// sha2in
module sha2in(
  input clk,rst_b,lst_pkt,
  input [63:0] pkt,
  output [511:0] blk,
  output blk_val,msg_end
);
Size: roughly 2500 cells after synthesis, about 21000 um2 of cells after synthesis.
clock: 4.0 ns
lec_check: 0
abc_area: 1
cap_margin: 30
cell_pad_in_sites_global_placement: 2
core_aspect_ratio: 1.21
core_margin: 2
core_utilization: 18
cts_cluster_diameter: 112
gpl_routability_driven: 1
gpl_timing_driven: 0
max_routing_layer: met4
place_density_lb_addon: 0.22
setup_slack_margin: -0.29
slew_margin: 20
run.sh (not shown) runs the stock make flow with config.mk's settings and CLKGATE_MAP_FILE=.
Change:
- ABC_AREA: 1 -> not set
- CAP_MARGIN: 30 -> 20
- CELL_PAD_IN_SITES_GLOBAL_PLACEMENT: 2 -> not set
- CORE_ASPECT_RATIO: 1.21 -> not set
- CORE_UTILIZATION: 18 -> 40
- CTS_CLUSTER_DIAMETER: 112 -> not set
- GPL_ROUTABILITY_DRIVEN: 1 -> not set
- GPL_TIMING_DRIVEN: 0 -> not set
- MAX_ROUTING_LAYER: met4 -> not set
- PLACE_DENSITY_LB_ADDON: 0.22 -> not set
- SETUP_SLACK_MARGIN: -0.29 -> not set
- clock period: 4.0 -> 3.16 ns (I/O delays scaled with it)
=> The new run finished but fails on hold timing. Global-route usage climbs by 7.2 points. Sequential power climbs by a quarter to a third. Wire length drops by well over a third. Worst setup slack is worse by 0.64 ns. Final area drops by roughly a tenth.
Change:
- CORE_UTILIZATION: 40 -> 72
- CTS_CLUSTER_DIAMETER: not set -> 396
- CTS_CLUSTER_SIZE: not set -> 14
- SETUP_SLACK_MARGIN: not set -> 0.2
- clock period: 3.16 -> 1.32 ns (I/O delays scaled with it)
Outcome:
- The new run died in detailed placement (DPL-0033)
- die area fell by about 44%
- synthesized cell count is unchanged
- synthesized area does not change
Change:
- CORE_UTILIZATION: 72 -> 66
- CTS_CLUSTER_DIAMETER: 396 -> 397
- CTS_CLUSTER_SIZE: 14 -> not set
- PLACE_DENSITY: not set -> 0.37
- SETUP_SLACK_MARGIN: 0.2 -> not set
- clock period: 1.32 -> 2.48 ns (I/O delays scaled with it)
What happened: The changed run produced a clean layout. Synthesized area is unchanged. Die size came out higher by 8.9%. Synthesized cell count stays the same.

========
sha2in again, from the RTL that the note above started with.
// sha2in
module sha2in(
  input clk,rst_b,lst_pkt,
  input [63:0] pkt,
  output [511:0] blk,
  output blk_val,msg_end
);
clock: 1.86 ns
lec_check: 0
abc_area: 1
cap_margin: 20
cell_pad_in_sites_global_placement: 1
core_aspect_ratio: 0.94
core_margin: 2
core_utilization: 65
cts_cluster_diameter: 312
cts_cluster_size: 80
gpl_routability_driven: 1
slew_margin: 20
The baseline ended with an error in global placement (3_3_place_gp), error GPL-0301.
Change:
ABC_AREA = not set   (was 1)
CELL_PAD_IN_SITES_GLOBAL_PLACEMENT = not set   (was 1)
CORE_ASPECT_RATIO = not set   (was 0.94)
CORE_UTILIZATION = 44   (was 65)
CTS_CLUSTER_DIAMETER = not set   (was 312)
CTS_CLUSTER_SIZE = not set   (was 80)
GPL_ROUTABILITY_DRIVEN = not set   (was 1)
clock period = 3.16 ns   (was 1.86 ns; I/O delays follow)
Outcome: The new run finished clean; synthesized area is lower by 5.6%; die size is higher by 39%; synthesized cell count is lower by 27%.

========
## juniper
Starting RTL as in the previous note.
Settings: LEC_CHECK=0, CAP_MARGIN=20, CORE_MARGIN=2, CORE_UTILIZATION=66, CTS_CLUSTER_SIZE=37, SETUP_SLACK_MARGIN=0.65, SLEW_MARGIN=20; clock period 2.38 ns.
juniper: DPL-0038 in clock tree synthesis -> run aborted
### juniper -> zinc
- swapping 66 for 72 in CORE_UTILIZATION
- swapping 0.65 for 0.38 in SETUP_SLACK_MARGIN
- swapping 37 for 34 in CTS_CLUSTER_SIZE
- putting PLACE_DENSITY at 0.95 where nothing was set
- swapping 2.38 for 1.32 in the clock period (ns, I/O delays scaled along)
### Flow results
The runs compared here, zinc and juniper, all ended either early or with open violations.
juniper: it failed during clock tree synthesis, and the tool reported DPL-0038.
Synthesized flop and latch total: juniper vs zinc identical
zinc — die boundary height 4.2% lower, juniper as reference
Synthesized chip area reported by yosys came out exactly the same in zinc and juniper.
Sort zinc and juniper by floorplan row count, ascending, and zinc comes first.
zinc — core area 0.0026 mm2 lower, juniper as reference
#### Input delta (ember over zinc)
- ABC_AREA: unset -> 1
- CORE_UTILIZATION: 72 -> 62
- SETUP_SLACK_MARGIN: 0.38 -> unset
- PLACE_DENSITY: 0.95 -> unset
- CTS_CLUSTER_SIZE: 34 -> unset
- the clock period (ns, I/O delays scaled along): 1.32 -> 1.76
Findings:
Seen in the log of ember: GRT-0232 during global routing, after which the run never completed.
Diff zinc -> ember: synthesized cell count rose by 678; post-synthesis cell area shows an increase of 5.9%; fraction of the mapped netlist area in simple logic gates now larger; y dimension of the die rose by about 10%.
Against zinc, ember comes in 3.7 points lower on fraction of the yosys area taken by sequential cells.
Compared zinc against ember; area fraction in full adders, half adders and majority gates within noise.
Diff zinc -> ember: area of the chip has increased, core utilization at floorplan has decreased, area fraction in xor and xnor cells has decreased, synthesized chip area reported by yosys has increased.
Mean post-synth cell area in ember vs zinc: down 2.6 um2
[inputs] yarrow vs ember
- setting CTS_CLUSTER_SIZE to 43 for the first time
- removing ABC_AREA (formerly 1)
- changing CORE_UTILIZATION from 62 to 68
- setting CTS_CLUSTER_DIAMETER to 53 for the first time
- setting SETUP_SLACK_MARGIN to 0.58 for the first time
- changing the clock period (ns, I/O delays scaled along) from 1.76 to 2.13
Results
yarrow is listed as incomplete: the tool reported an error in clock tree synthesis and the run ended there. [compare] base=ember new=yarrow: proportion of synthesized area in mux cells +7.8 points, area fraction in and, or, nand and nor cells -19 points, floorplan-stage core utilization +6.2 points, row count -5, sequential cell area fraction in the yosys report +3.7 points. Half-perimeter wire length after detailed placement ended up 3.2 mm lower on yarrow than on ember. In the flow results for ember and yarrow, the synthesized instance count is larger on ember.
Here is what was changed in the inputs of maple compared with yarrow.
- a deleted CTS_CLUSTER_DIAMETER that had been 53
- a change of SETUP_SLACK_MARGIN from 0.58 to 0.2
- a change of CTS_CLUSTER_SIZE from 43 to 34
- a change of CORE_UTILIZATION from 68 to 72
- a change of the clock period (ns, I/O delays scaled along) from 2.13 to 1.32
==> results <==
maple did not make it past detailed placement, where a tool error ended it.
Compared with yarrow, horizontal die dimension in maple decreased by a few percent.
Diff yarrow -> maple: core region area decreased about 6%; effective utilization at floorplan increased 4.2 points.

========
== run A ==
sha2in again, from the RTL that the note above started with.
clock: 4.0 ns
lec_check: 0
cap_margin: 20
cell_pad_in_sites_global_placement: 1
core_margin: 2
core_utilization: 40
cts_cluster_diameter: 112
slew_margin: 20
The inputs of run B differ from those of run A as listed below.
Settings: removing CELL_PAD_IN_SITES_GLOBAL_PLACEMENT (formerly 1); changing CORE_UTILIZATION from 40 to 64; removing CTS_CLUSTER_DIAMETER (formerly 112); changing the clock period (ns, I/O delays scaled along) from 4.0 to 2.66.
Notes after the runs:
Comparing first-pass GRT wire length for run A and run B, the smaller number came from run A. On reported leakage power, run A tracks run B almost exactly. Sort run A and run B by worst slew slack as a fraction of its limit asc -> top: run A. Changes observed in run B relative to run A: proportion of cell area occupied by registers went up, fill cell instance count of the final layout went down, routed wire length went up. Run A -> run B: total buffers and inverters traversed by the critical path flat. Diff run A and run B: post-place instance area lower in run B. Looking at estimated wirelength of the detail-placed design, run B sits 2.6% below run A.
#### Input delta (run C over run B)
Settings: changing CORE_UTILIZATION from 64 to 40; changing the clock period (ns, I/O delays scaled along) from 2.66 to 4.0.
## What came out
Measured against each other, run B and run C differ in count of clock buffers in the final design, the higher figure coming from run C. [run C] met3 wire length fell 1.7 mm relative to run B. Compared with run B, in run C final routed wirelength across all metal layers lost about 8%, data arrival time at the worst-slack endpoint rose by 0.35 ns, basic-gate share of the synthesized area counting and, or, nand and nor cells neither gained nor lost much.
Relative to run C, the following input files were edited for run D:
Settings: setting SETUP_SLACK_MARGIN to 0.65 for the first time; changing CORE_UTILIZATION from 40 to 64; changing the clock period (ns, I/O delays scaled along) from 4.0 to 2.84.
==> results <==
Net switching share of the total power up 2.4 points in run D wrt run C
Run D vs. run C: endpoint required time on the critical path increased 0.08 ns; final hold slack rose 0.32 ns; reported sequential group power higher; floorplan die area now sits lower.
Reported clock group power went up by more than a quarter going from run C to run D.
As far as flip-flop count is concerned, run C and run D perform about the same.
Note that the placer congestion estimate recorded for run D amounts to 1.08 times the value seen in run C.
Changes in run E relative to run D:
Settings: swapping 64 for 65 in CORE_UTILIZATION; swapping 20 for 5 in CAP_MARGIN; swapping 0.65 for -0.17 in SETUP_SLACK_MARGIN; putting CTS_CLUSTER_DIAMETER at 222 where nothing was set; swapping 2.84 for 2.24 in the clock period (ns, I/O delays scaled along).
==> results <==
In run E, the fraction of power spent switching nets came out 1.1 points above the value in run D. Per the comparison of run E with run D, count of clock-buffer cells in the layout did not really move; cell count after placement went up; power in the clock group went up; clock latency of the later-clocked register in the worst-skew pair did not really move; clock skew after layout went up. From run D to run E, average cell area after synthesis did not move at all. On fraction of power consumed by the clock network: between run E and run D, it ends up lower for run D. No crash in run E: every stage finished, but the layout fails its final checks due to setup timing. For post-route non-filler standard cell count, run D and run E come out practically identical.
Edits applied to the flow inputs when going from run E to run F:
Settings: CORE_UTILIZATION: 65 -> 57; CAP_MARGIN: 5 -> 20; SETUP_SLACK_MARGIN: -0.17 -> unset; CTS_CLUSTER_DIAMETER: 222 -> unset; the clock period (ns, I/O delays scaled along): 2.24 -> 2.48.
Notes after the runs:
Run F ran to completion and came out clean on the timing, design-rule and antenna checks. Where routed wire length is concerned, run E is outperformed by run F. Going from run E to run F, the leakage power was found to have gone down by 0.14 nW. Run E has higher total power of the final layout than run F. Between run F and run E, it is run F whose transition time at the pin with the least slew margin is higher, by 0.038 ns. Run E → run F: cell count moved up, count of non-CTS buffers in the layout lower.
Power is estimated from default activity; no workload was simulated.
